==> flow/design.v <==
module alu16bit (
  input clk,                 
  input reset,               
  input [2:0] operation,     
  input [15:0] operand_A,
  input [15:0] operand_B,
  output reg [31:0] result, 
  output reg carry_flag,
  output reg zero_flag
);
parameter [2:0] ADD  = 3'b000,
                SUB  = 3'b001,
                MUL  = 3'b010,
                AND  = 3'b011,
                OR   = 3'b100,
                NAND = 3'b101,
                NOR  = 3'b110,
                XOR  = 3'b111;
reg [31:0] alu_result;  
reg alu_carry;
reg alu_zero;
always @(*) begin
  alu_result = 32'b0;
  alu_carry  = 1'b0;
  alu_zero   = 1'b0;
  case (operation)
    ADD: begin
      {alu_carry, alu_result} = {1'b0, operand_A} + {1'b0, operand_B};
      alu_zero = (alu_result[15:0] == 16'b0);
    end
    SUB: begin
      {alu_carry, alu_result} = {1'b0, operand_A} - {1'b0, operand_B};
      alu_zero = (alu_result[15:0] == 16'b0);
    end
    MUL: begin
      alu_result = operand_A * operand_B;   
      alu_zero = (alu_result == 32'b0);
    end
    AND: begin
      alu_result = {16'b0, (operand_A & operand_B)};
      alu_zero = (alu_result[15:0] == 16'b0);
    end
    OR: begin
      alu_result = {16'b0, (operand_A | operand_B)};
      alu_zero = (alu_result[15:0] == 16'b0);
    end
    NAND: begin
      alu_result = {16'b0, ~(operand_A & operand_B)};
      alu_zero = (alu_result[15:0] == 16'b0);
    end
    NOR: begin
      alu_result = {16'b0, ~(operand_A | operand_B)};
      alu_zero = (alu_result[15:0] == 16'b0);
    end
    XOR: begin
      alu_result = {16'b0, (operand_A ^ operand_B)};
      alu_zero = (alu_result[15:0] == 16'b0);
    end
    default: begin
      alu_result = 32'b0;
      alu_carry  = 1'b0;
      alu_zero   = 1'b1;
    end
  endcase
end
always @(posedge clk) begin
  if (reset) begin
    result     <= 32'b0;
    carry_flag <= 1'b0;
    zero_flag  <= 1'b0;
  end else begin
    result     <= alu_result;
    carry_flag <= alu_carry;
    zero_flag  <= alu_zero;
  end
end
endmodule
==> flow/run.sh <==
#!/bin/bash
# the make line also repeats each setting of config.mk as NAME=value (left out here)
make -C /OpenROAD-flow-scripts/flow DESIGN_CONFIG=/design/flow/config.mk WORK_HOME=/design/flow/orfs CLKGATE_MAP_FILE= finish
==> flow/config.mk <==
export PLATFORM = sky130hd
export DESIGN_NAME = alu16bit
export DESIGN_NICKNAME = alu16bit
export VERILOG_FILES = /design/flow/design.v
export SDC_FILE = /design/flow/constraint.sdc
export NUM_CORES = 4
export LEC_CHECK = 0
export CAP_MARGIN = 20
export CORE_MARGIN = 2
export CORE_UTILIZATION = 63
export CTS_CLUSTER_DIAMETER = 325
export CTS_CLUSTER_SIZE = 100
export SLEW_MARGIN = 20
==> flow/constraint.sdc <==
create_clock -name core_clock -period 7.11 [get_ports {clk}]
set_input_delay 1.4220 -clock core_clock [delete_from_list [all_inputs] [get_ports {clk}]]
set_output_delay 1.4220 -clock core_clock [all_outputs]
set_load 0.01 [all_outputs]
==> results of run 1 <==
## per-stage QoR
stage | setup slack [ns]
floorplan | 0.0103
global placement | -0.776
detailed placement | -0.960
CTS | -0.0318
## layer usage
layer  GRT usage [%]  overflow
met1            71.0         1
met2            91.1        41
met3            50.1         0
met4            74.2        24
met5            10.9         0
## what timing repair did
action | CTS
pin swaps | 54
setup buffers | 32
gates cloned | 0
gates resized | 181
setup endpoints to repair | 19
==> flow_summary.json, run 1 <==
{
  "common_cells": "inv_1 (282), fa_1 (196), nand2_1 (194)",
  "syn-num-nets": 1987,
  "topCellsByArea": "fa_1 (31%), ha_1 (15%), inv_1 (8.4%), nand2_1 (5.8%), nor2_1 (5.6%)",
  "synth.avg_cell_area_um2": 7.87,
  "fp.dieW_um": 145,
  "numSynthFlops": 34,
  "h-tree-depth": 2,
  "dpl.hpwl_mm": 39.3,
  "fp_util_pct": 64.5,
  "port_buffers": 70,
  "gp_congestion": 1.03,
  "synthFlopType": "dfxtp_1",
  "place_inst": 2116,
  "edf_count": 0,
  "place_area_um2": 15300,
  "core-area_um2": 19500,
  "ys_sh_simple_pct": 18.5,
  "logic_family": "adder cells",
  "cts_hold_buffers": 0,
  "io_pins": 71,
  "clock_sinks": 34,
  "largest_area_cell": "fa_1",
  "ys_cells": 1602,
  "yosys.cell_types.count": 79,
  "ys_sh_adder_pct": 46.2,
  "synth.most_common_cell": "inv_1",
  "xor_share_pct": 3.68,
  "async_flop_share_pct": 0,
  "haltStage": "global routing",
  "clock_path_buffers": 2,
  "aoi_share_pct": 13.8,
  "error_line": "[ERROR GRT-0232] Routing congestion too high. Check the congestion heatmap in the GUI.",
  "die_y_um": 145,
  "cts_buffers": 5,
  "synth_top_area_share_pct": 31.1,
  "overflow": 66,
  "muxShareOfSynthArea_pct": 0.903,
  "yosys_warnings": 1,
  "syn-cell-area_um2": 12600,
  "ctsRootBufferMaster": "clkbuf_16",
  "die_area_um2": 21200,
  "synth-area-yosys_um2": 12600,
  "status": "stopped before the end",
  "ys_seq_share_pct": 5.40,
  "rows": 51,
  "track_usage_pct": 70.9,
  "syn_inst": 1602
}
==> run 2, diff against run 1 <==
ABC_AREA = 0   (was default)
CAP_MARGIN = 30   (was 20)
CELL_PAD_IN_SITES_DETAIL_PLACEMENT = 0   (was default)
CORE_UTILIZATION = 69   (was 63)
CTS_CLUSTER_DIAMETER = 57   (was 325)
CTS_CLUSTER_SIZE = 68   (was 100)
GPL_ROUTABILITY_DRIVEN = 1   (was default)
HOLD_SLACK_MARGIN = -0.05   (was default)
MAX_ROUTING_LAYER = met5   (was default)
MIN_ROUTING_LAYER = met1   (was default)
PLACE_DENSITY_LB_ADDON = 0.06   (was default)
SLEW_MARGIN = 25   (was 20)
TNS_END_PERCENT = 5   (was default)
clock period = 7.35 ns   (was 7.11 ns; I/O delays follow)
==> run 2 against run 1 <==
  * The flow again stops in global routing
  * Synthesized cell count stayed put
  * Die area is 8.5% lower
  * Synthesized area stayed put
==> flow_summary.json, run 2 <==
{
  "ys_sh_simple_pct": 18.5,
  "fp_util_pct": 70.2,
  "error_line": "[ERROR GRT-0232] Routing congestion too high. Check the congestion heatmap in the GUI.",
  "syn_inst": 1602,
  "cts_buffers": 5,
  "clock_path_buffers": 2,
  "edf_count": 0,
  "die_area_um2": 19400,
  "rows": 49,
  "numSynthFlops": 34,
  "io_pins": 71,
  "topCellsByArea": "fa_1 (31%), ha_1 (15%), inv_1 (8.4%), nand2_1 (5.8%), nor2_1 (5.6%)",
  "synth_top_area_share_pct": 31.1,
  "track_usage_pct": 91.8,
  "xor_share_pct": 3.68,
  "dpl.hpwl_mm": 39.4,
  "syn-cell-area_um2": 12600,
  "port_buffers": 70,
  "die_y_um": 139,
  "synthFlopType": "dfxtp_1",
  "overflow": 818,
  "synth.avg_cell_area_um2": 7.87,
  "syn-num-nets": 1987,
  "synth.most_common_cell": "inv_1",
  "h-tree-depth": 2,
  "cts_hold_buffers": 0,
  "ys_cells": 1602,
  "muxShareOfSynthArea_pct": 0.903,
  "async_flop_share_pct": 0,
  "place_area_um2": 15000,
  "clock_sinks": 34,
  "aoi_share_pct": 13.8,
  "synth-area-yosys_um2": 12600,
  "ys_seq_share_pct": 5.40,
  "haltStage": "global routing",
  "gp_congestion": 1.07,
  "ctsRootBufferMaster": "clkbuf_16",
  "yosys_warnings": 1,
  "logic_family": "adder cells",
  "largest_area_cell": "fa_1",
  "ys_sh_adder_pct": 46.2,
  "fp.dieW_um": 139,
  "core-area_um2": 18000,
  "status": "stopped before the end",
  "common_cells": "inv_1 (282), fa_1 (196), nand2_1 (194)",
  "yosys.cell_types.count": 79,
  "place_inst": 2046
}
## run 2: stage by stage
step                hold WS, ns  setup WS [ns]  TNS (ns)  utilization (%)
floorplan                  1.75         0.0399         0                -
global placement           2.20         -0.828     -6.51             83.3
CTS                        2.15        0.00140         0             87.8
detailed placement         2.21         -0.831     -9.32             83.3
## run 2: timing repair
item	4_1_cts
resized	131
hold endpoints to repair	0
pin swaps	49
gates cloned	0
endpoints found under the setup margin	17
setup buffers	27
## run 2: layer usage
layer / track usage [%] / overflow
met5: 37.6 / 4
met4: 101 / 232
met3: 76.1 / 18
met2: 110 / 556
met1: 86.8 / 8
==> run 3, diff against run 2 <==
CORE_UTILIZATION = 71   (was 69)
CTS_CLUSTER_DIAMETER = default   (was 57)
CTS_CLUSTER_SIZE = 25   (was 68)
HOLD_SLACK_MARGIN = 0.2   (was -0.05)
TNS_END_PERCENT = default   (was 5)
clock period = 7.56 ns   (was 7.35 ns; I/O delays follow)
==> run 3 against run 2 <==
  * The run again fails in global routing
  * Synthesized area did not move
  * Synthesized cell count is the same
  * Die area is 2.7% lower
==> flow_summary.json, run 3 <==
{
  "status": "stopped before the end",
  "haltStage": "global routing",
  "error_line": "[ERROR GRT-0116] Global routing finished with congestion. Check the congestion regions in the DRC Viewer.",
  "dp_slack_ns": -0.660,
  "cts_buffers": 5,
  "io_pins": 71,
  "clock_sinks": 34,
  "xor_share_pct": 3.68,
  "dpl.hpwl_mm": 41.0,
  "numSynthFlops": 34,
  "syn-num-nets": 1987,
  "place_inst": 2056,
  "rows": 48,
  "ys_sh_simple_pct": 18.5,
  "track_usage_pct": 73.5,
  "clock_path_buffers": 2,
  "gp_congestion": 1.06,
  "topCellsByArea": "fa_1 (31%), ha_1 (15%), inv_1 (8.4%), nand2_1 (5.8%), nor2_1 (5.6%)",
  "common_cells": "inv_1 (282), fa_1 (196), nand2_1 (194)",
  "synth-area-yosys_um2": 12600,
  "ctsRootBufferMaster": "clkbuf_16",
  "synthFlopType": "dfxtp_1",
  "ys_sh_adder_pct": 46.2,
  "port_buffers": 70,
  "edf_count": 0,
  "muxShareOfSynthArea_pct": 0.903,
  "syn_inst": 1602,
  "syn-cell-area_um2": 12600,
  "largest_area_cell": "fa_1",
  "ys_seq_share_pct": 5.40,
  "synth.avg_cell_area_um2": 7.87,
  "synth.most_common_cell": "inv_1",
  "core-area_um2": 17300,
  "synth_top_area_share_pct": 31.1,
  "async_flop_share_pct": 0,
  "fp.dieW_um": 137,
  "cts_hold_buffers": 0,
  "die_y_um": 137,
  "ys_cells": 1602,
  "yosys.cell_types.count": 79,
  "yosys_warnings": 1,
  "fp_util_pct": 72.9,
  "h-tree-depth": 2,
  "logic_family": "adder cells",
  "overflow": 105,
  "die_area_um2": 18800,
  "aoi_share_pct": 13.8
}
-- run 3: repair_timing --
action                     CTS
gates resized               98
hold endpoints to repair     0
cloned                       1
setup endpoints to repair   15
buffers inserted            17
pin swaps                   32
-- run 3: routing by layer --
metal	overflow	track usage [%]
met1	0	73.9
met3	2	53.5
met5	0	13.3
met2	53	92.5
met4	50	76.5
-- run 3: through the flow --
step	cell area, µm²
after floorplan	12600
after CTS	15600
after global placement	15000
after detailed placement	15000
==> run 4, diff against run 3 <==
CAP_MARGIN = 20   (was 30)
CELL_PAD_IN_SITES_DETAIL_PLACEMENT = default   (was 0)
CELL_PAD_IN_SITES_GLOBAL_PLACEMENT = 3   (was default)
CORE_MARGIN = 10   (was 2)
CORE_UTILIZATION = 49   (was 71)
CTS_CLUSTER_DIAMETER = 205   (was default)
CTS_CLUSTER_SIZE = default   (was 25)
GPL_ROUTABILITY_DRIVEN = 0   (was 1)
GPL_TIMING_DRIVEN = 0   (was default)
HOLD_SLACK_MARGIN = -0.04   (was 0.2)
MAX_ROUTING_LAYER = met4   (was met5)
MIN_ROUTING_LAYER = default   (was met1)
PLACE_DENSITY_LB_ADDON = default   (was 0.06)
SLEW_MARGIN = 0   (was 25)
TNS_END_PERCENT = 15   (was default)
clock period = 8.93 ns   (was 7.56 ns; I/O delays follow)
==> run 4 against run 3 <==
  * The run fails in global placement without I/O
  * Synthesized cell count did not move
  * Die area rose by 73%
  * Synthesized area is the same
==> flow_summary.json, run 4 <==
{
  "fp_util_pct": 49.9,
  "synthFlopType": "dfxtp_1",
  "edf_count": 0,
  "syn-num-nets": 1987,
  "synth.avg_cell_area_um2": 7.87,
  "die_y_um": 180,
  "ys_sh_adder_pct": 46.2,
  "yosys.cell_types.count": 79,
  "synth_top_area_share_pct": 31.1,
  "synth-area-yosys_um2": 12600,
  "numSynthFlops": 34,
  "fp.dieW_um": 180,
  "logic_family": "adder cells",
  "common_cells": "inv_1 (282), fa_1 (196), nand2_1 (194)",
  "async_flop_share_pct": 0,
  "yosys_warnings": 1,
  "aoi_share_pct": 13.8,
  "core-area_um2": 25300,
  "syn-cell-area_um2": 12600,
  "topCellsByArea": "fa_1 (31%), ha_1 (15%), inv_1 (8.4%), nand2_1 (5.8%), nor2_1 (5.6%)",
  "status": "stopped before the end",
  "xor_share_pct": 3.68,
  "ys_seq_share_pct": 5.40,
  "die_area_um2": 32500,
  "haltStage": "global placement without I/O",
  "synth.most_common_cell": "inv_1",
  "ys_cells": 1602,
  "error_line": "[ERROR GPL-0301] Utilization 106.225 % exceeds 100%.",
  "muxShareOfSynthArea_pct": 0.903,
  "ys_sh_simple_pct": 18.5,
  "syn_inst": 1602,
  "rows": 58,
  "largest_area_cell": "fa_1"
}
==> run 5, diff against run 4 <==
CAP_MARGIN = 30   (was 20)
CELL_PAD_IN_SITES_DETAIL_PLACEMENT = 2   (was default)
CELL_PAD_IN_SITES_GLOBAL_PLACEMENT = default   (was 3)
CORE_MARGIN = 3   (was 10)
CORE_UTILIZATION = 60   (was 49)
CTS_CLUSTER_DIAMETER = default   (was 205)
GPL_ROUTABILITY_DRIVEN = 1   (was 0)
GPL_TIMING_DRIVEN = default   (was 0)
HOLD_SLACK_MARGIN = default   (was -0.04)
MAX_ROUTING_LAYER = met5   (was met4)
MIN_ROUTING_LAYER = met2   (was default)
PLACE_DENSITY_LB_ADDON = 0.06   (was default)
SETUP_SLACK_MARGIN = 2.2   (was default)
SLEW_MARGIN = 25   (was 0)
TNS_END_PERCENT = 75   (was 15)
clock period = 8.66 ns   (was 8.93 ns; I/O delays follow)
==> run 5 against run 4 <==
  * The run fails in detailed placement
  * Die area down 30%
  * Synthesized cell count unchanged
  * Synthesized area unchanged
==> flow_summary.json, run 5 <==
{
  "status": "stopped before the end",
  "haltStage": "detailed placement",
  "error_line": "[ERROR DPL-0033] detailed placement checks failed during check placement.",
  "syn-num-nets": 1987,
  "port_buffers": 70,
  "ys_seq_share_pct": 5.40,
  "rows": 52,
  "xor_share_pct": 3.68,
  "die_y_um": 151,
  "synth_top_area_share_pct": 31.1,
  "yosys_warnings": 1,
  "synthFlopType": "dfxtp_1",
  "io_pins": 71,
  "ys_sh_adder_pct": 46.2,
  "fp_util_pct": 61.7,
  "syn_inst": 1602,
  "synth.most_common_cell": "inv_1",
  "edf_count": 0,
  "synth.avg_cell_area_um2": 7.87,
  "muxShareOfSynthArea_pct": 0.903,
  "logic_family": "adder cells",
  "largest_area_cell": "fa_1",
  "synth-area-yosys_um2": 12600,
  "syn-cell-area_um2": 12600,
  "topCellsByArea": "fa_1 (31%), ha_1 (15%), inv_1 (8.4%), nand2_1 (5.8%), nor2_1 (5.6%)",
  "common_cells": "inv_1 (282), fa_1 (196), nand2_1 (194)",
  "fp.dieW_um": 151,
  "die_area_um2": 22800,
  "gp_congestion": 1.19,
  "yosys.cell_types.count": 79,
  "ys_sh_simple_pct": 18.5,
  "async_flop_share_pct": 0,
  "aoi_share_pct": 13.8,
  "numSynthFlops": 34,
  "core-area_um2": 20400,
  "ys_cells": 1602
}
==> run 5: metrics by stage <==
stage | cell area [µm²] | setup TNS (ns)
global placement | 14000 | -0.185
floorplan | 12900 | 0
==> run 6, diff against run 5 <==
ABC_AREA = 1   (was 0)
CAP_MARGIN = 20   (was 30)
CELL_PAD_IN_SITES_DETAIL_PLACEMENT = default   (was 2)
CORE_MARGIN = 2   (was 3)
CORE_UTILIZATION = 72   (was 60)
CTS_CLUSTER_DIAMETER = 392   (was default)
CTS_CLUSTER_SIZE = 98   (was default)
GPL_ROUTABILITY_DRIVEN = default   (was 1)
MAX_ROUTING_LAYER = default   (was met5)
MIN_ROUTING_LAYER = default   (was met2)
PLACE_DENSITY_LB_ADDON = default   (was 0.06)
SETUP_SLACK_MARGIN = default   (was 2.2)
SLEW_MARGIN = 20   (was 25)
TNS_END_PERCENT = default   (was 75)
clock period = 6.0 ns   (was 8.66 ns; I/O delays follow)
==> run 6 against run 5 <==
  * The run fails in global routing
  * Synthesized area increased by 9.9%
  * Die area shrank 11%
  * Synthesized cell count up 31%
==> flow_summary.json, run 6 <==
{
  "status": "stopped before the end",
  "haltStage": "global routing",
  "error_line": "[ERROR GRT-0116] Global routing finished with congestion. Check the congestion regions in the DRC Viewer.",
  "async_flop_share_pct": 0,
  "yosys_warnings": 1,
  "synth-area-yosys_um2": 13800,
  "syn-cell-area_um2": 13800,
  "largest_area_cell": "fa_1",
  "cts_buffers": 5,
  "muxShareOfSynthArea_pct": 0,
  "ys_sh_adder_pct": 42.1,
  "synth_top_area_share_pct": 28.3,
  "numSynthFlops": 34,
  "rows": 50,
  "topCellsByArea": "fa_1 (28%), nand2_1 (16%), inv_1 (15%), ha_1 (14%), dfxtp_1 (4.9%)",
  "xor_share_pct": 1.20,
  "dp_slack_ns": -1.17,
  "syn_inst": 2098,
  "ctsRootBufferMaster": "clkbuf_16",
  "logic_family": "adder cells",
  "synth.avg_cell_area_um2": 6.60,
  "cts_hold_buffers": 0,
  "gp_congestion": 1.18,
  "die_area_um2": 20400,
  "synth.most_common_cell": "nand2_1",
  "edf_count": 0,
  "yosys.cell_types.count": 47,
  "h-tree-depth": 2,
  "ys_seq_share_pct": 4.91,
  "clock_sinks": 34,
  "common_cells": "nand2_1 (602), inv_1 (542), fa_1 (196)",
  "ys_sh_simple_pct": 27.1,
  "synthFlopType": "dfxtp_1",
  "dpl.hpwl_mm": 39.8,
  "fp_util_pct": 73.8,
  "aoi_share_pct": 7.02,
  "fp.dieW_um": 143,
  "core-area_um2": 18800,
  "clock_path_buffers": 2,
  "track_usage_pct": 83.4,
  "port_buffers": 70,
  "io_pins": 71,
  "ys_cells": 2098,
  "die_y_um": 143,
  "syn-num-nets": 2483,
  "overflow": 320
}
[run 6: metrics by stage]
stage                     cell area [µm²]  utilization, %  hold WS (ns)  std cells
after CTS                           17700            94.4          1.66       2583
after detailed placement            16300            86.8          1.93       2520
after global placement              16300            86.8          1.93       2520
after floorplan                     14400               -          1.28       2098
[run 6: what timing repair did]
action | 4_1_cts
pin swaps | 146
setup endpoints to repair | 25
buffers inserted | 57
resized | 381
gates cloned | 1
[run 6: metal layers]
layer,GRT overflow,track usage (%)
met5,1,29.3
met4,121,86.9
met3,13,71.8
met2,182,99.8
met1,3,80.0
==> run 7, diff against run 6 <==
ABC_AREA = default   (was 1)
CORE_UTILIZATION = 65   (was 72)
CTS_CLUSTER_DIAMETER = 125   (was 392)
CTS_CLUSTER_SIZE = default   (was 98)
MAX_ROUTING_LAYER = met4   (was default)
clock period = 7.2 ns   (was 6.0 ns; I/O delays follow)
==> run 7 against run 6 <==
  * The flow again stops in global routing
  * Synthesized cell count shrank 24%
  * Synthesized area shrank 9.0%
  * Die area grew 0.77%
==> flow_summary.json, run 7 <==
{
  "status": "stopped before the end",
  "haltStage": "global routing",
  "error_line": "[ERROR GRT-0116] Global routing finished with congestion. Check the congestion regions in the DRC Viewer.",
  "syn-num-nets": 1987,
  "synth.avg_cell_area_um2": 7.87,
  "numSynthFlops": 34,
  "topCellsByArea": "fa_1 (31%), ha_1 (15%), inv_1 (8.4%), nand2_1 (5.8%), nor2_1 (5.6%)",
  "clock_sinks": 34,
  "yosys.cell_types.count": 79,
  "h-tree-depth": 2,
  "xor_share_pct": 3.68,
  "ys_sh_simple_pct": 18.5,
  "cts_buffers": 5,
  "clock_path_buffers": 2,
  "common_cells": "inv_1 (282), fa_1 (196), nand2_1 (194)",
  "track_usage_pct": 68.9,
  "dpl.hpwl_mm": 39.7,
  "synth.most_common_cell": "inv_1",
  "syn-cell-area_um2": 12600,
  "die_area_um2": 20500,
  "fp.dieW_um": 143,
  "cts_hold_buffers": 0,
  "syn_inst": 1602,
  "ys_cells": 1602,
  "async_flop_share_pct": 0,
  "rows": 50,
  "edf_count": 0,
  "die_y_um": 143,
  "gp_congestion": 1.07,
  "aoi_share_pct": 13.8,
  "synthFlopType": "dfxtp_1",
  "fp_util_pct": 66.7,
  "synth_top_area_share_pct": 31.1,
  "largest_area_cell": "fa_1",
  "muxShareOfSynthArea_pct": 0.903,
  "core-area_um2": 18900,
  "yosys_warnings": 1,
  "port_buffers": 70,
  "ys_sh_adder_pct": 46.2,
  "logic_family": "adder cells",
  "synth-area-yosys_um2": 12600,
  "overflow": 7,
  "ys_seq_share_pct": 5.40,
  "io_pins": 71,
  "ctsRootBufferMaster": "clkbuf_16"
}
==> run 7: metal layers <==
metal  overflow  track usage (%)
met1          0             67.1
met4          4             66.3
met3          0             48.5
met5          -                -
met2          3             87.4
==> run 7: stage by stage <==
step / setup slack (ns) / utilization (%) / area, µm² / instances / TNS (ns)
floorplan: -0.0174 / - / 12600 / 1602 / -0.0174
global placement: -0.826 / 80.4 / 15200 / 2099 / -9.57
detailed placement: -0.947 / 80.4 / 15200 / 2099 / -12.35
CTS: 0.000648 / 86.1 / 16300 / 2144 / 0
==> run 7: timing repair <==
item | CTS
buffers inserted | 40
resized | 246
endpoints found under the setup margin | 20
pin swaps | 98
==> run 8, diff against run 7 <==
CELL_PAD_IN_SITES_DETAIL_PLACEMENT = 2   (was default)
CELL_PAD_IN_SITES_GLOBAL_PLACEMENT = 1   (was default)
CORE_UTILIZATION = 48   (was 65)
CTS_CLUSTER_DIAMETER = default   (was 125)
CTS_CLUSTER_SIZE = 32   (was default)
MAX_ROUTING_LAYER = met5   (was met4)
MIN_ROUTING_LAYER = met2   (was default)
SLEW_MARGIN = 0   (was 20)
clock period = 4.8 ns   (was 7.2 ns; I/O delays follow)
==> run 8 against run 7 <==
  * The flow stops in detailed placement
  * Synthesized area unchanged
  * Synthesized cell count did not move
  * Die area grew 34%
==> flow_summary.json, run 8 <==
{
  "topCellsByArea": "fa_1 (31%), ha_1 (15%), inv_1 (8.4%), nand2_1 (5.8%), nor2_1 (5.6%)",
  "haltStage": "detailed placement",
  "syn-cell-area_um2": 12600,
  "ys_sh_simple_pct": 18.5,
  "synth_top_area_share_pct": 31.1,
  "gp_congestion": 1.06,
  "edf_count": 0,
  "rows": 59,
  "status": "stopped before the end",
  "die_area_um2": 27600,
  "logic_family": "adder cells",
  "syn-num-nets": 1987,
  "xor_share_pct": 3.68,
  "aoi_share_pct": 13.8,
  "numSynthFlops": 34,
  "largest_area_cell": "fa_1",
  "yosys_warnings": 1,
  "fp.dieW_um": 166,
  "io_pins": 71,
  "synth.most_common_cell": "inv_1",
  "core-area_um2": 25900,
  "die_y_um": 166,
  "synth.avg_cell_area_um2": 7.87,
  "yosys.cell_types.count": 79,
  "synth-area-yosys_um2": 12600,
  "common_cells": "inv_1 (282), fa_1 (196), nand2_1 (194)",
  "synthFlopType": "dfxtp_1",
  "async_flop_share_pct": 0,
  "muxShareOfSynthArea_pct": 0.903,
  "error_line": "[ERROR DPL-0033] detailed placement checks failed during check placement.",
  "ys_cells": 1602,
  "port_buffers": 70,
  "ys_sh_adder_pct": 46.2,
  "ys_seq_share_pct": 5.40,
  "syn_inst": 1602,
  "fp_util_pct": 48.6
}
run 8: per-stage QoR:
stage	instances	hold slack (ns)
global placement	2276	1.70
floorplan	1602	1.24
==> run 9, diff against run 8 <==
ABC_AREA = 1   (was default)
CELL_PAD_IN_SITES_DETAIL_PLACEMENT = default   (was 2)
CELL_PAD_IN_SITES_GLOBAL_PLACEMENT = default   (was 1)
CORE_UTILIZATION = 62   (was 48)
CTS_CLUSTER_DIAMETER = 384   (was default)
CTS_CLUSTER_SIZE = 100   (was 32)
MAX_ROUTING_LAYER = default   (was met5)
MIN_ROUTING_LAYER = default   (was met2)
SLEW_MARGIN = 20   (was 0)
clock period = 3.86 ns   (was 4.8 ns; I/O delays follow)
==> run 9 against run 8 <==
  * The flow stops in global routing
  * Synthesized cell count rose by 31%
  * Die area shrank 15%
  * Synthesized area rose by 9.9%
==> flow_summary.json, run 9 <==
{
  "status": "stopped before the end",
  "haltStage": "global routing",
  "error_line": "[ERROR GRT-0116] Global routing finished with congestion. Check the congestion regions in the DRC Viewer.",
  "ys_cells": 2098,
  "syn-num-nets": 2483,
  "aoi_share_pct": 7.02,
  "cts_buffers": 5,
  "port_buffers": 70,
  "ctsRootBufferMaster": "clkbuf_16",
  "synthFlopType": "dfxtp_1",
  "topCellsByArea": "fa_1 (28%), nand2_1 (16%), inv_1 (15%), ha_1 (14%), dfxtp_1 (4.9%)",
  "synth-area-yosys_um2": 13800,
  "io_pins": 71,
  "overflow": 21,
  "ys_sh_adder_pct": 42.1,
  "ys_sh_simple_pct": 27.1,
  "dp_slack_ns": -2.87,
  "numSynthFlops": 34,
  "h-tree-depth": 2,
  "async_flop_share_pct": 0,
  "yosys_warnings": 1,
  "fp.dieW_um": 153,
  "largest_area_cell": "fa_1",
  "gp_congestion": 1.12,
  "die_area_um2": 23600,
  "xor_share_pct": 1.20,
  "clock_sinks": 34,
  "ys_seq_share_pct": 4.91,
  "syn-cell-area_um2": 13800,
  "core-area_um2": 21900,
  "common_cells": "nand2_1 (602), inv_1 (542), fa_1 (196)",
  "rows": 54,
  "edf_count": 0,
  "logic_family": "adder cells",
  "clock_path_buffers": 2,
  "fp_util_pct": 63.3,
  "track_usage_pct": 72.6,
  "yosys.cell_types.count": 47,
  "place_inst": 2587,
  "synth.most_common_cell": "nand2_1",
  "synth_top_area_share_pct": 28.3,
  "dpl.hpwl_mm": 46.8,
  "muxShareOfSynthArea_pct": 0,
  "synth.avg_cell_area_um2": 6.60,
  "syn_inst": 2098,
  "die_y_um": 153,
  "cts_hold_buffers": 0
}
## run 9: metal layers
| layer | GRT overflow | global-route usage, % |
|---|---|---|
| met1 | 0 | 74.0 |
| met2 | 11 | 86.7 |
| met3 | 0 | 60.1 |
| met4 | 10 | 68.4 |
| met5 | 0 | 31.1 |
## run 9: what timing repair did
| action | CTS |
|---|---|
| pin swaps | 168 |
| gates cloned | 3 |
| setup buffers | 57 |
| gates resized | 440 |
| setup endpoints to repair | 30 |
## run 9: metrics by stage
step | TNS (ns) | cell area (µm²) | hold slack [ns] | utilization (%)
after floorplan | -36.96 | 14700 | 0.851 | -
after global placement | -66.21 | 16700 | 1.51 | 76.5
after detailed placement | -71.73 | 16700 | 1.51 | 76.5
after CTS | -48.16 | 18500 | 1.29 | 84.6
==> run 10, diff against run 9 <==
CORE_UTILIZATION = 72   (was 62)
CTS_CLUSTER_DIAMETER = 392   (was 384)
CTS_CLUSTER_SIZE = 98   (was 100)
SETUP_SLACK_MARGIN = -0.46   (was default)
TNS_END_PERCENT = 10   (was default)
clock period = 4.69 ns   (was 3.86 ns; I/O delays follow)
==> run 10 against run 9 <==
  * The flow again stops in global routing
  * Synthesized cell count did not move
  * Synthesized area did not move
  * Die area fell by 14%
==> flow_summary.json, run 10 <==
{
  "ctsRootBufferMaster": "clkbuf_16",
  "io_pins": 71,
  "ys_seq_share_pct": 4.91,
  "synthFlopType": "dfxtp_1",
  "synth.avg_cell_area_um2": 6.60,
  "synth_top_area_share_pct": 28.3,
  "syn_inst": 2098,
  "cts_buffers": 5,
  "async_flop_share_pct": 0,
  "haltStage": "global routing",
  "ys_cells": 2098,
  "die_area_um2": 20400,
  "muxShareOfSynthArea_pct": 0,
  "track_usage_pct": 71.6,
  "ys_sh_simple_pct": 27.1,
  "cts_hold_buffers": 0,
  "largest_area_cell": "fa_1",
  "syn-cell-area_um2": 13800,
  "logic_family": "adder cells",
  "overflow": 12,
  "aoi_share_pct": 7.02,
  "status": "stopped before the end",
  "fp_util_pct": 73.8,
  "numSynthFlops": 34,
  "xor_share_pct": 1.20,
  "die_y_um": 143,
  "error_line": "[ERROR GRT-0232] Routing congestion too high. Check the congestion heatmap in the GUI.",
  "h-tree-depth": 2,
  "synth-area-yosys_um2": 13800,
  "clock_path_buffers": 2,
  "clock_sinks": 34,
  "yosys_warnings": 1,
  "topCellsByArea": "fa_1 (28%), nand2_1 (16%), inv_1 (15%), ha_1 (14%), dfxtp_1 (4.9%)",
  "syn-num-nets": 2483,
  "port_buffers": 70,
  "rows": 50,
  "dpl.hpwl_mm": 40.2,
  "core-area_um2": 18800,
  "yosys.cell_types.count": 47,
  "synth.most_common_cell": "nand2_1",
  "gp_congestion": 1.18,
  "ys_sh_adder_pct": 42.1,
  "edf_count": 0,
  "place_inst": 2505,
  "common_cells": "nand2_1 (602), inv_1 (542), fa_1 (196)",
  "fp.dieW_um": 143
}
## run 10: stage by stage
step / setup TNS (ns) / instance area, µm² / setup WS [ns] / hold WS [ns] / utilization, %
3_3_place_gp: -48.44 / 16300 / -2.07 / 1.67 / 86.6
4_1_cts: -28.59 / 16600 / -1.40 / 1.39 / 88.7
3_5_place_dp: -50.75 / 16300 / -2.15 / 1.67 / 86.6
2_1_floorplan: -20.27 / 14400 / -1.11 / 1.02 / -
## run 10: per-layer routing
metal  global-route usage, %  GRT overflow
met4                    65.7             8
met2                    89.5             4
met5                    29.1             0
met3                    56.1             0
met1                    72.3             0
## run 10: repair_timing
item	4_1_cts
setup buffers	16
gates cloned	2
gates resized	244
pin swaps	70
setup endpoints to repair	27
==> run 11, diff against run 10 <==
CAP_MARGIN = 15   (was 20)
CORE_ASPECT_RATIO = 1.98   (was default)
CORE_UTILIZATION = 40   (was 72)
CTS_CLUSTER_DIAMETER = 210   (was 392)
CTS_CLUSTER_SIZE = 99   (was 98)
PLACE_DENSITY_LB_ADDON = 0.06   (was default)
SETUP_SLACK_MARGIN = default   (was -0.46)
clock period = 7.2 ns   (was 4.69 ns; I/O delays follow)
==> run 11 against run 10 <==
  * Synthesized cell count did not move
  * Synthesized area did not move
  * The run now finishes clean
  * Die area rose by 78%
==> flow_summary.json, run 11 <==
{
  "status": "complete, no violations",
  "min_from": "reset",
  "ys_cells": 2098,
  "ys_sh_simple_pct": 27.1,
  "min_path_cells": 3,
  "dpl.hpwl_mm": 51.6,
  "cts_buffers": 5,
  "totalWireLength_mm": 58.9,
  "tool_warnings": 59,
  "cts_hold_buffers": 0,
  "fin_crit_ns": 7.01,
  "ys_seq_share_pct": 4.91,
  "hold_viol": 0,
  "cp_num_cells": 27,
  "die_y_um": 266,
  "xor_share_pct": 1.20,
  "firstDrtPassIters": 6,
  "common_cells": "nand2_1 (602), inv_1 (542), fa_1 (196)",
  "io_pins": 71,
  "logic_family": "adder cells",
  "crit_arrival_ns": 7.26,
  "max_freq_mhz": 143,
  "synth-area-yosys_um2": 13800,
  "topCellsByArea": "fa_1 (28%), nand2_1 (16%), inv_1 (15%), ha_1 (14%), dfxtp_1 (4.9%)",
  "syn-cell-area_um2": 13800,
  "place_area_um2": 16600,
  "clkTransAtPathRegs_ns": 0.07,
  "crit_buf_inv": 6,
  "ys_sh_adder_pct": 42.1,
  "worst_hold_path.endpoint": "result[7]",
  "startpoint_type": "input port",
  "fp.dieW_um": 136,
  "fp_util_pct": 40.7,
  "maxCapViolations": 0,
  "grt_pass1_vias": 15300,
  "critical_path_required_ns": 7.45,
  "crit_start": "operand_A[10]",
  "largest_area_cell": "fa_1",
  "drc": 0,
  "core-area_um2": 34000,
  "rows": 95,
  "vias": 14100,
  "path_class": "in -> reg",
  "antenna_found_initial": 4,
  "ctsRootBufferMaster": "clkbuf_16",
  "async_flop_share_pct": 0,
  "cts_tree": "yes",
  "vias_per_cell": 5.14,
  "slew_violations": 0,
  "path_max_fanout": 14,
  "critPathMaxStageDelay_ns": 0.59,
  "clock_path_buffers": 2,
  "aoi_share_pct": 7.02,
  "track_usage_pct": 33.9,
  "setup_tns_ns": 0,
  "final-instance-count-excl-fill": 2742,
  "yosys.cell_types.count": 47,
  "endpoint_kind": "flip-flop",
  "rsz0062_at_grt": "true",
  "muxShareOfSynthArea_pct": 0,
  "synthFlopType": "dfxtp_1",
  "hold_path.class": "in -> reg",
  "die_area_um2": 36200,
  "nets": 2689,
  "synth.most_common_cell": "nand2_1",
  "synth.avg_cell_area_um2": 6.60,
  "syn-num-nets": 2483,
  "finalClockPeriodUsage_pct": 97.4,
  "gp_congestion": 1.03,
  "port_buffers": 70,
  "grt_max_degree": 25,
  "relSlewSlack_pct": 40.2,
  "yosys_warnings": 1,
  "tightest_slew_ns": 0.894,
  "drt_iter0_markers": 663,
  "overflow": 0,
  "place_inst": 2731,
  "setup_viol": 0,
  "ant_nets": 0,
  "h-tree-depth": 2,
  "edf_count": 0,
  "n_fill_cell": 3614,
  "synth_top_area_share_pct": 28.3,
  "final_area_um2": 17100,
  "syn_inst": 2098,
  "cp_top_family": "adder cells",
  "avgRoutedWirePerCell_um": 21.5,
  "crit_path_end": "zero_flag",
  "grt_pass1_wl_mm": 88.7,
  "slowest_stage": "fa_1",
  "syn_to_final_growth_pct": 23.3,
  "numSynthFlops": 34,
  "clock_sinks": 34,
  "crit_path_frequent_cell": "nand2_1"
}
==> run 11: per-stage QoR <==
| step | utilization [%] | hold WS, ns | setup WS (ns) |
|---|---|---|---|
| after floorplan | - | 1.52 | 0.526 |
| after global placement | 48.8 | 2.18 | -0.381 |
| after detailed placement | 48.8 | 2.17 | -0.408 |
| after CTS | 49.3 | 1.93 | 0.00269 |
| after global routing | 50.3 | 1.94 | -0.0761 |
| final | 50.3 | 1.94 | 0.190 |
==> run 11: metal layers <==
| metal | part of all wire [%] | GRT usage (%) | routed length, µm |
|---|---|---|---|
| met1 | 30 | 30.2 | 17800 |
| met5 | 0.059 | 0 | 35 |
| met2 | 54 | 63.9 | 32000 |
| met3 | 3.6 | 4.17 | 2140 |
| met4 | 12 | 30.8 | 6880 |
==> run 11: final cells by class <==
type,count,area (µm²),area share (%)
antenna,1,2.50,0.0146
clock buffer,7,143,0.835
clock inverter,1,5.00,0.0293
inverter,561,2110,12.3
multi-input combinational,1417,11000,64.5
sequential,34,681,3.98
tap,436,546,3.19
timing repair buffer,285,2590,15.2
==> run 11: timing repair <==
action                                  in CTS  in global routing
cloned                                       0                  0
pin swaps                                    0                 10
endpoints found under the setup margin       4                 13
setup buffers                                0                  2
resized                                     11                 69
==> run 12, diff against run 11 <==
ABC_AREA = default   (was 1)
CAP_MARGIN = 20   (was 15)
CELL_PAD_IN_SITES_GLOBAL_PLACEMENT = 3   (was default)
CORE_ASPECT_RATIO = default   (was 1.98)
CORE_MARGIN = 3   (was 2)
CORE_UTILIZATION = 28   (was 40)
CTS_CLUSTER_DIAMETER = default   (was 210)
CTS_CLUSTER_SIZE = 77   (was 99)
GPL_ROUTABILITY_DRIVEN = 0   (was default)
GPL_TIMING_DRIVEN = 1   (was default)
MIN_ROUTING_LAYER = met2   (was default)
PLACE_DENSITY_LB_ADDON = 0.07   (was 0.06)
SLEW_MARGIN = 10   (was 20)
TNS_END_PERCENT = default   (was 10)
clock period = 6.18 ns   (was 7.2 ns; I/O delays follow)
==> run 12 against run 11 <==
  * Now fails the layout checks on setup timing
  * Design area grew 10%
  * First-iteration DRC count rose to 4.1 times the previous value
  * Critical path depth shrank 1
  * Synthesized cell count down 24%
  * Worst hold slack worse by 0.43 ns
  * Non-clock buffer count grew 176
  * Worst setup slack got worse by 0.99 ns
  * Utilization fell by 7.7 points
  * Critical endpoint unchanged
  * Largest cell class unchanged
==> flow_summary.json, run 12 <==
{
  "status": "failed layout checks",
  "so.violations": "setup timing",
  "overflow": 0,
  "edf_count": 0,
  "relSlewSlack_pct": 32.7,
  "max_freq_mhz": 143,
  "clock_sinks": 34,
  "cts_hold_buffers": 0,
  "tool_warnings": 61,
  "topCellsByArea": "fa_1 (31%), ha_1 (15%), inv_1 (8.4%), nand2_1 (5.8%), nor2_1 (5.6%)",
  "fp.dieW_um": 218,
  "min_from": "operation[1]",
  "crit_path_end": "zero_flag",
  "vias_per_cell": 6.90,
  "slew_violations": 0,
  "crit_buf_inv": 9,
  "ys_sh_simple_pct": 18.5,
  "finalClockPeriodUsage_pct": 113,
  "die_y_um": 218,
  "clkTransAtPathRegs_ns": 0.06,
  "synth-area-yosys_um2": 12600,
  "avgRoutedWirePerCell_um": 22.4,
  "maxCapViolations": 0,
  "totalWireLength_mm": 58.0,
  "clock_path_buffers": 2,
  "slowest_stage": "fa_1",
  "cp_top_family": "adder cells",
  "rsz0062_at_grt": "true",
  "fin_crit_ns": 6.98,
  "core-area_um2": 44300,
  "h-tree-depth": 2,
  "cts_buffers": 5,
  "logic_family": "adder cells",
  "min_path_cells": 5,
  "ys_cells": 1602,
  "syn_to_final_growth_pct": 49.5,
  "async_flop_share_pct": 0,
  "numSynthFlops": 34,
  "crit_path_frequent_cell": "fa_1",
  "cp_num_cells": 26,
  "final-instance-count-excl-fill": 2588,
  "largest_area_cell": "fa_1",
  "aoi_share_pct": 13.8,
  "rows": 77,
  "crit_arrival_ns": 7.23,
  "fin_ws_ns": -0.800,
  "synth.most_common_cell": "inv_1",
  "cts_tree": "yes",
  "syn-cell-area_um2": 12600,
  "drt_iter0_markers": 2746,
  "dpl.hpwl_mm": 45.8,
  "n_fill_cell": 4598,
  "setup_viol": 21,
  "yosys.cell_types.count": 79,
  "grt_pass1_vias": 20700,
  "crit_start": "operand_A[7]",
  "syn-num-nets": 1987,
  "grt_pass1_wl_mm": 85.0,
  "synthFlopType": "dfxtp_1",
  "synth_top_area_share_pct": 31.1,
  "hold_viol": 0,
  "nets": 2381,
  "die_area_um2": 47600,
  "worst_hold_path.endpoint": "result[16]",
  "synth.avg_cell_area_um2": 7.87,
  "critPathMaxStageDelay_ns": 0.55,
  "startpoint_type": "input port",
  "vias": 17900,
  "path_class": "in -> reg",
  "ys_sh_adder_pct": 46.2,
  "critical_path_required_ns": 6.43,
  "port_buffers": 70,
  "ys_seq_share_pct": 5.40,
  "fp_util_pct": 28.4,
  "io_pins": 71,
  "endpoint_kind": "flip-flop",
  "muxShareOfSynthArea_pct": 0.903,
  "diodes": 0,
  "tightest_slew_ns": 1.00,
  "antenna_found_initial": 0,
  "syn_inst": 1602,
  "grt_max_degree": 38,
  "yosys_warnings": 1,
  "ctsRootBufferMaster": "clkbuf_16",
  "firstDrtPassIters": 8,
  "track_usage_pct": 36.2,
  "xor_share_pct": 3.68,
  "drc": 0,
  "hold_path.class": "in -> reg",
  "ant_nets": 0,
  "common_cells": "inv_1 (282), fa_1 (196), nand2_1 (194)",
  "place_inst": 2484,
  "path_max_fanout": 4
}
run 12: area by class of cell:
| class | count | area, µm² | share of cell area, % |
|---|---|---|---|
| inverter | 293 | 1200 | 6.37 |
| timing repair inverter | 2 | 15.0 | 0.0797 |
| clock inverter | 2 | 10.0 | 0.0531 |
| clock buffer | 5 | 125 | 0.664 |
| tap | 592 | 741 | 3.93 |
| multi-input combinational | 1199 | 11800 | 62.7 |
| timing repair buffer | 461 | 4260 | 22.6 |
| sequential | 34 | 681 | 3.61 |
run 12: metrics by stage:
| step | util, % | worst slack, ns | area [µm²] | setup TNS, ns | hold slack, ns |
|---|---|---|---|---|---|
| 2_1_floorplan | - | -0.467 | 13000 | -2.71 | 1.52 |
| 3_3_place_gp | 36.7 | -1.69 | 16300 | -32.44 | 1.83 |
| 3_5_place_dp | 36.7 | -1.82 | 16300 | -32.44 | 1.83 |
| 4_1_cts | 40.1 | -1.01 | 17800 | -14.19 | 1.49 |
| 5_1_grt | 42.5 | -0.995 | 18800 | -12.03 | 1.54 |
| 6_report | 42.5 | -0.800 | 18800 | -9.16 | 1.52 |
run 12: metal layers:
layer	global-route usage (%)	vias to the layer above	routed length [µm]
met5	19.6	-	746
met4	3.39	24	4280
met3	50.4	518	23900
met2	43.1	5053	29100
met1	-	6331	0
li1	-	5932	-
run 12: repair_timing:
action | CTS | global route
hold endpoints to repair | 0 | 0
pin swaps | 100 | 139
setup endpoints to repair | 26 | 25
setup buffers | 71 | 44
gates resized | 280 | 292
gates cloned | 4 | 0
==> run 13, diff against run 12 <==
CELL_PAD_IN_SITES_GLOBAL_PLACEMENT = default   (was 3)
CORE_MARGIN = 2   (was 3)
CORE_UTILIZATION = 71   (was 28)
CTS_CLUSTER_SIZE = default   (was 77)
GPL_ROUTABILITY_DRIVEN = default   (was 0)
GPL_TIMING_DRIVEN = default   (was 1)
MIN_ROUTING_LAYER = default   (was met2)
PLACE_DENSITY_LB_ADDON = 0.0   (was 0.07)
SETUP_SLACK_MARGIN = 0.94   (was default)
SLEW_MARGIN = 20   (was 10)
clock period = 5.64 ns   (was 6.18 ns; I/O delays follow)
==> run 13 against run 12 <==
  * The run now fails in clock tree synthesis
  * Synthesized area unchanged
  * Die area down 60%
  * Synthesized cell count unchanged
==> flow_summary.json, run 13 <==
{
  "synth-area-yosys_um2": 12600,
  "synth.most_common_cell": "inv_1",
  "common_cells": "inv_1 (282), fa_1 (196), nand2_1 (194)",
  "haltStage": "clock tree synthesis",
  "xor_share_pct": 3.68,
  "dp_slack_ns": -2.18,
  "port_buffers": 70,
  "ys_cells": 1602,
  "die_area_um2": 18800,
  "logic_family": "adder cells",
  "dpl.hpwl_mm": 42.4,
  "synth.avg_cell_area_um2": 7.87,
  "io_pins": 71,
  "syn_inst": 1602,
  "ys_seq_share_pct": 5.40,
  "topCellsByArea": "fa_1 (31%), ha_1 (15%), inv_1 (8.4%), nand2_1 (5.8%), nor2_1 (5.6%)",
  "fp_util_pct": 72.9,
  "syn-num-nets": 1987,
  "aoi_share_pct": 13.8,
  "ys_sh_simple_pct": 18.5,
  "syn-cell-area_um2": 12600,
  "error_line": "[ERROR DPL-0038] Utilization greater than 100%, impossible to legalize",
  "largest_area_cell": "fa_1",
  "core-area_um2": 17300,
  "synth_top_area_share_pct": 31.1,
  "muxShareOfSynthArea_pct": 0.903,
  "async_flop_share_pct": 0,
  "place_inst": 2111,
  "numSynthFlops": 34,
  "ys_sh_adder_pct": 46.2,
  "place_area_um2": 16000,
  "gp_congestion": 1.16,
  "die_y_um": 137,
  "synthFlopType": "dfxtp_1",
  "yosys.cell_types.count": 79,
  "yosys_warnings": 1,
  "fp.dieW_um": 137,
  "rows": 48,
  "status": "stopped before the end",
  "edf_count": 0
}
-- run 13: through the flow --
stage	util, %	hold slack, ns
3_3_place_gp	92.3	1.86
3_5_place_dp	92.3	1.86
2_1_floorplan	-	1.41
==> run 14, diff against run 13 <==
CORE_UTILIZATION = 57   (was 71)
PLACE_DENSITY_LB_ADDON = default   (was 0.0)
SETUP_SLACK_MARGIN = 1.47   (was 0.94)
clock period = 5.07 ns   (was 5.64 ns; I/O delays follow)
==> run 14 against run 13 <==
  * The layout now fails its checks (setup timing)
  * Synthesized area is the same
  * Synthesized cell count is the same
  * Die area grew 24%
==> flow_summary.json, run 14 <==
{
  "path_class": "in -> reg",
  "h-tree-depth": 2,
  "grt_max_degree": 35,
  "rows": 54,
  "crit_arrival_ns": 7.55,
  "nets": 2459,
  "cts_buffers": 5,
  "n_fill_cell": 965,
  "ys_sh_adder_pct": 46.2,
  "utilization_pct": 88.8,
  "ant_nets": 0,
  "async_flop_share_pct": 0,
  "cp_num_cells": 27,
  "core-area_um2": 21800,
  "vias": 16400,
  "status": "failed layout checks",
  "topCellsByArea": "fa_1 (31%), ha_1 (15%), inv_1 (8.4%), nand2_1 (5.8%), nor2_1 (5.6%)",
  "synth.most_common_cell": "inv_1",
  "yosys_warnings": 1,
  "ctsRootBufferMaster": "clkbuf_16",
  "common_cells": "inv_1 (282), fa_1 (196), nand2_1 (194)",
  "maxCapViolations": 0,
  "timing.hold.ws_ns": 1.51,
  "critical_path_required_ns": 5.29,
  "cts_hold_buffers": 0,
  "syn-cell-area_um2": 12600,
  "slew_violations": 0,
  "fin_ws_ns": -2.26,
  "die_y_um": 153,
  "cp_top_family": "adder cells",
  "logic_family": "adder cells",
  "min_from": "reset",
  "avgRoutedWirePerCell_um": 30.5,
  "relSlewSlack_pct": 24.1,
  "synth.avg_cell_area_um2": 7.87,
  "cts_tree": "yes",
  "dpl.hpwl_mm": 39.5,
  "gp_congestion": 0.993,
  "rsz0062_at_grt": "true",
  "io_pins": 71,
  "setup_viol": 28,
  "grt_pass1_vias": 16300,
  "clock_path_buffers": 2,
  "critPathMaxStageDelay_ns": 0.63,
  "edf_count": 0,
  "synth-area-yosys_um2": 12600,
  "slowest_stage": "fa_1",
  "so.violations": "setup timing",
  "ys_cells": 1602,
  "totalWireLength_mm": 71.9,
  "hold_viol": 0,
  "synthFlopType": "dfxtp_1",
  "synth_top_area_share_pct": 31.1,
  "grt_pass1_wl_mm": 92.5,
  "worst_hold_path.endpoint": "result[4]",
  "track_usage_pct": 51.7,
  "drc": 0,
  "drt_iter0_markers": 3040,
  "clkTransAtPathRegs_ns": 0.06,
  "path_max_fanout": 5,
  "firstDrtPassIters": 22,
  "hold_path.class": "in -> reg",
  "xor_share_pct": 3.68,
  "fin_crit_ns": 7.33,
  "syn_inst": 1602,
  "tool_warnings": 63,
  "endpoint_kind": "flip-flop",
  "tightest_slew_ns": 1.14,
  "antenna_found_initial": 8,
  "crit_start": "operand_A[8]",
  "max_freq_mhz": 136,
  "ys_sh_simple_pct": 18.5,
  "startpoint_type": "input port",
  "aoi_share_pct": 13.8,
  "crit_path_end": "zero_flag",
  "muxShareOfSynthArea_pct": 0.903,
  "die_area_um2": 23300,
  "syn-num-nets": 1987,
  "fp_util_pct": 57.9,
  "overflow": 0,
  "ys_seq_share_pct": 5.40,
  "port_buffers": 70,
  "numSynthFlops": 34,
  "finalClockPeriodUsage_pct": 145,
  "vias_per_cell": 6.94,
  "clock_sinks": 34,
  "crit_path_frequent_cell": "fa_1",
  "fp.dieW_um": 153,
  "min_path_cells": 3,
  "largest_area_cell": "fa_1",
  "syn_to_final_growth_pct": 53.3,
  "yosys.cell_types.count": 79,
  "crit_buf_inv": 9
}
[run 14: final cells by class]
class	count	area [µm²]	share of cell area, %
clock buffers	7	143	0.738
flip-flops and latches	34	681	3.52
diodes	6	15.0	0.0777
multi-input cells	1199	12100	62.8
repair inverters	2	12.5	0.0648
inverters	293	1200	6.20
repair buffers	539	4780	24.7
well taps	280	350	1.81
clock inverters	1	5.00	0.0259
[run 14: layer usage]
metal	up-vias	part of all wire (%)	wire, µm	GRT usage [%]
li1	6149	-	-	-
met1	7506	29	21000	54.7
met2	1781	40	29100	79.2
met3	932	16	11700	25.8
met4	16	13	9690	38.3
met5	-	0.50	362	3.52
[run 14: stage by stage]
| step | setup TNS (ns) | worst slack (ns) | cells | cell area [µm²] |
|---|---|---|---|---|
| finish | -47.51 | -2.26 | 2361 | 19300 |
| global route | -49.97 | -2.40 | 2358 | 19300 |
| CTS | -32.87 | -1.75 | 2320 | 18500 |
| detailed placement | -54.00 | -2.59 | 2204 | 16400 |
| global placement | -52.45 | -2.48 | 2204 | 16400 |
| floorplan | -20.60 | -1.36 | 1602 | 13300 |
[run 14: repair_timing]
| action | CTS | global route |
|---|---|---|
| setup endpoints to repair | 32 | 31 |
| setup buffers | 105 | 34 |
| pin swaps | 136 | 84 |
| resized | 394 | 128 |
| cloned | 3 | 1 |
==> run 15, diff against run 14 <==
CORE_UTILIZATION = 61   (was 57)
SETUP_SLACK_MARGIN = default   (was 1.47)
clock period = 7.37 ns   (was 5.07 ns; I/O delays follow)
==> run 15 against run 14 <==
  * The layout still fails its checks (setup timing)
  * Critical path type unchanged
  * Worst setup slack better by 2.1 ns
  * Sequential share of layout area increased by 0.60 points
  * Design area fell by 14%
  * Synthesized area unchanged
  * Count of clock-buffer cells in the layout is the same
  * Critical path depth shrank 3
  * Routed wire length is 29% lower
  * Largest cell class unchanged
  * Synthesized cell count stayed put
==> flow_summary.json, run 15 <==
{
  "die_y_um": 148,
  "firstDrtPassIters": 9,
  "yosys_warnings": 1,
  "synth_top_area_share_pct": 31.1,
  "edf_count": 0,
  "synth.avg_cell_area_um2": 7.87,
  "path_class": "in -> reg",
  "ys_sh_adder_pct": 46.2,
  "ys_cells": 1602,
  "status": "failed layout checks",
  "mi_logic_area_um2": 11200,
  "route.met3.wl_mm": 7.11,
  "fp.dieW_um": 148,
  "io_pins": 71,
  "worst_hold_path.endpoint": "result[1]",
  "tool_warnings": 61,
  "yosys.cell_types.count": 79,
  "cts_tree": "yes",
  "totalWireLength_mm": 51.1,
  "crit_arrival_ns": 7.71,
  "path_cells": "clkdlybuf4s15_1, clkinv_2, buf_4, nor2_2, fa_1, fa_2, fa_2, fa_1, fa_1, inv_1, fa_1, inv_2, ha_4, buf_4, inv_1, nor3_1, a21oi_1, o311ai_0, a311oi_1, buf_4, o2111ai_1, nor4_4, nand4_1, o21ai_1",
  "synth.most_common_cell": "inv_1",
  "crit_path_end": "zero_flag",
  "seq_area_um2": 681,
  "finalClockPeriodUsage_pct": 102,
  "n_fill_cell": 1231,
  "slowest_stage": "fa_2",
  "clkTransAtPathRegs_ns": 0.06,
  "clock_path_buffers": 2,
  "fin_ws_ns": -0.133,
  "startpoint_type": "input port",
  "hold_path.class": "in -> reg",
  "tightest_slew_ns": 1.09,
  "die_area_um2": 21800,
  "async_flop_share_pct": 0,
  "overflow": 0,
  "cts_hold_buffers": 0,
  "syn_to_final_growth_pct": 31.1,
  "final_area_um2": 16500,
  "port_buffers": 70,
  "common_cells": "inv_1 (282), fa_1 (196), nand2_1 (194)",
  "fin_crit_ns": 7.50,
  "cts_buffers": 5,
  "crit_start": "operand_A[5]",
  "wl_met1_mm": 16.9,
  "largest_area_cell": "fa_1",
  "endpoint_kind": "flip-flop",
  "ant_nets": 0,
  "syn-cell-area_um2": 12600,
  "top_layer": "met5",
  "diodes": 0,
  "final-instance-count-excl-fill": 2156,
  "grt_max_degree": 40,
  "crit_buf_inv": 8,
  "nets": 2270,
  "aoi_share_pct": 13.8,
  "xor_share_pct": 3.68,
  "critPathMaxStageDelay_ns": 0.64,
  "ctsRootBufferMaster": "clkbuf_16",
  "synth-area-yosys_um2": 12600,
  "place_area_um2": 15200,
  "rows": 52,
  "slew_violations": 0,
  "ys_seq_share_pct": 5.40,
  "path_max_fanout": 6,
  "h-tree-depth": 2,
  "rsz0062_at_grt": "true",
  "topCellsByArea": "fa_1 (31%), ha_1 (15%), inv_1 (8.4%), nand2_1 (5.8%), nor2_1 (5.6%)",
  "cp_top_family": "adder cells",
  "cp_num_cells": 24,
  "dpl.hpwl_mm": 38.5,
  "core-area_um2": 20200,
  "vias_per_cell": 6.30,
  "logic_family": "adder cells",
  "fp_util_pct": 62.3,
  "ys_sh_simple_pct": 18.5,
  "antenna_found_initial": 1,
  "critical_path_required_ns": 7.58,
  "grt_pass1_wl_mm": 73.7,
  "avgRoutedWirePerCell_um": 23.7,
  "grt_pass1_vias": 13400,
  "vias": 13600,
  "place_inst": 2110,
  "track_usage_pct": 44.3,
  "numSynthFlops": 34,
  "min_from": "operand_B[1]",
  "relSlewSlack_pct": 27.3,
  "syn-num-nets": 1987,
  "crit_path_frequent_cell": "fa_1",
  "muxShareOfSynthArea_pct": 0.903,
  "setup_viol": 1,
  "clock_sinks": 34,
  "synthFlopType": "dfxtp_1",
  "max_freq_mhz": 133,
  "wl_met2_mm": 23.0,
  "so.violations": "setup timing",
  "gp_congestion": 1.03,
  "min_path_cells": 6,
  "hold_viol": 0,
  "syn_inst": 1602,
  "drt_iter0_markers": 1511,
  "drc": 0,
  "maxCapViolations": 0
}
-- run 15: what timing repair did --
item | 4_1_cts | 5_1_grt
pin swaps | 58 | 70
resized | 138 | 129
setup endpoints to repair | 16 | 19
buffers inserted | 17 | 23
gates cloned | 0 | 1
-- run 15: area by class of cell --
cell class | instances | area share [%]
Clock buffer | 7 | 0.863
Clock inverter | 1 | 0.0303
Inverter | 293 | 6.88
Multi-Input combinational cell | 1199 | 67.6
Sequential cell | 34 | 4.12
Tap cell | 270 | 2.04
Timing Repair Buffer | 352 | 18.5
-- run 15: per-layer routing --
layer,GRT usage [%],vias up
met5,0,-
met4,21.9,2
met3,13.9,320
met2,71.8,1139
met1,53.5,6379
li1,-,5742
-- run 15: stage by stage --
stage	utilization, %	TNS (ns)	worst slack (ns)	hold WS (ns)
2_1_floorplan	-	0	0.0559	1.76
3_5_place_dp	75.3	-9.03	-0.880	2.21
3_3_place_gp	75.3	-6.91	-0.721	2.21
6_report	81.7	-0.133	-0.133	2.12
5_1_grt	81.7	-0.326	-0.137	2.15
4_1_cts	78.8	0	0.000813	2.16
==> run 16, diff against run 15 <==
CORE_UTILIZATION = 32   (was 61)
clock period = 9.62 ns   (was 7.37 ns; I/O delays follow)
==> run 16 against run 15 <==
  * Now clean on timing, DRC and antenna
  * Count of clock-buffer cells in the layout decreased by 2
  * Worst hold slack gained 0.29 ns
  * Utilization is 45 points lower
  * Critical endpoint unchanged
  * Highest routed layer is now met4
==> flow_summary.json, run 16 <==
{
  "fp.dieW_um": 202,
  "synth.avg_cell_area_um2": 7.87,
  "path_class": "in -> reg",
  "grt_max_degree": 40,
  "synth.most_common_cell": "inv_1",
  "slowest_stage": "clkdlybuf4s50_1",
  "overflow": 0,
  "grt_pass1_vias": 12400,
  "path_cells": "clkdlybuf4s50_1, clkinv_1, nor2_1, fa_1, inv_1, fa_1, fa_1, fa_1, inv_1, fa_1, inv_1, fa_1, inv_1, ha_1, and3_2, nand2_1, o21ai_1, a21oi_1, a311oi_1, o2111ai_1, nor4_1, nand4_1, o21ai_1",
  "crit_path_end": "zero_flag",
  "min_path_cells": 3,
  "synth-area-yosys_um2": 12600,
  "tool_warnings": 58,
  "hold_path.class": "in -> reg",
  "gp_congestion": 0.984,
  "clock_sinks": 34,
  "ys_seq_share_pct": 5.40,
  "vias": 11600,
  "hold_viol": 0,
  "worst_hold_path.endpoint": "result[3]",
  "core-area_um2": 38700,
  "maxCapViolations": 0,
  "async_flop_share_pct": 0,
  "crit_arrival_ns": 9.37,
  "yosys_warnings": 1,
  "path_max_fanout": 8,
  "setup_tns_ns": 0,
  "port_buffers": 70,
  "cp_top_family": "adder cells",
  "logic_family": "adder cells",
  "ys_sh_adder_pct": 46.2,
  "xor_share_pct": 3.68,
  "ys_sh_simple_pct": 18.5,
  "synth_top_area_share_pct": 31.1,
  "syn_to_final_growth_pct": 12.1,
  "common_cells": "inv_1 (282), fa_1 (196), nand2_1 (194)",
  "startpoint_type": "input port",
  "diodes": 0,
  "vias_per_cell": 5.37,
  "critPathMaxStageDelay_ns": 0.84,
  "rsz0062_at_grt": "false",
  "utilization_pct": 36.5,
  "topCellsByArea": "fa_1 (31%), ha_1 (15%), inv_1 (8.4%), nand2_1 (5.8%), nor2_1 (5.6%)",
  "final-instance-count-excl-fill": 2167,
  "place_inst": 2159,
  "final_area_um2": 14100,
  "fin_crit_ns": 9.15,
  "die_area_um2": 41000,
  "crit_buf_inv": 6,
  "clkTransAtPathRegs_ns": 0.06,
  "dpl.hpwl_mm": 38.0,
  "slew_violations": 0,
  "crit_start": "operand_A[5]",
  "drc": 0,
  "relSlewSlack_pct": 44.5,
  "crit_path_frequent_cell": "fa_1",
  "drt_iter0_markers": 1092,
  "firstDrtPassIters": 6,
  "syn_inst": 1602,
  "cts_resized": 0,
  "aoi_share_pct": 13.8,
  "place_area_um2": 13900,
  "post_cts_buffers": 0,
  "muxShareOfSynthArea_pct": 0.903,
  "fp_util_pct": 32.5,
  "largest_area_cell": "fa_1",
  "die_y_um": 202,
  "tightest_slew_ns": 0.830,
  "totalWireLength_mm": 46.0,
  "ant_nets": 0,
  "numSynthFlops": 34,
  "edf_count": 0,
  "cts_hold_buffers": 0,
  "max_freq_mhz": 109,
  "status": "complete, no violations",
  "track_usage_pct": 22.9,
  "yosys.cell_types.count": 79,
  "grt_pass1_wl_mm": 72.1,
  "finalClockPeriodUsage_pct": 95.2,
  "ctsRootBufferMaster": "clkbuf_16",
  "rows": 72,
  "cts_tree": "yes",
  "ys_cells": 1602,
  "antenna_found_initial": 1,
  "avgRoutedWirePerCell_um": 21.2,
  "clock_path_buffers": 2,
  "syn-num-nets": 1987,
  "synthFlopType": "dfxtp_1",
  "nets": 2033,
  "critical_path_required_ns": 9.84,
  "n_fill_cell": 4121,
  "endpoint_kind": "flip-flop",
  "syn-cell-area_um2": 12600,
  "min_from": "reset",
  "h-tree-depth": 2,
  "cp_num_cells": 23,
  "io_pins": 71,
  "cts_buffers": 5,
  "setup_viol": 0,
  "timing.hold.ws_ns": 2.41
}
-- run 16: stage by stage --
| stage | worst slack [ns] |
|---|---|
| detailed placement | 0.272 |
| global route | 0.0778 |
| floorplan | 1.86 |
| finish | 0.466 |
| CTS | 0.540 |
| global placement | 0.273 |
-- run 16: final cells by class --
class                      instances  area, µm²  area share, %
multi-input combinational       1199      10500           74.1
inverter                         293       1100           7.78
timing repair buffer             115       1040           7.35
sequential                        34        681           4.82
tap                              518        648           4.59
clock buffer                       5        125          0.886
clock inverter                     3       68.8          0.487
-- run 16: routing by layer --
| layer | GRT usage [%] | routed length [µm] | up-vias |
|---|---|---|---|
| li1 | - | - | 5259 |
| met1 | 29.8 | 19200 | 5749 |
| met2 | 37.6 | 20900 | 517 |
| met3 | 5.58 | 4360 | 102 |
| met4 | 6.83 | 1470 | 0 |
| met5 | 0 | 0 | - |
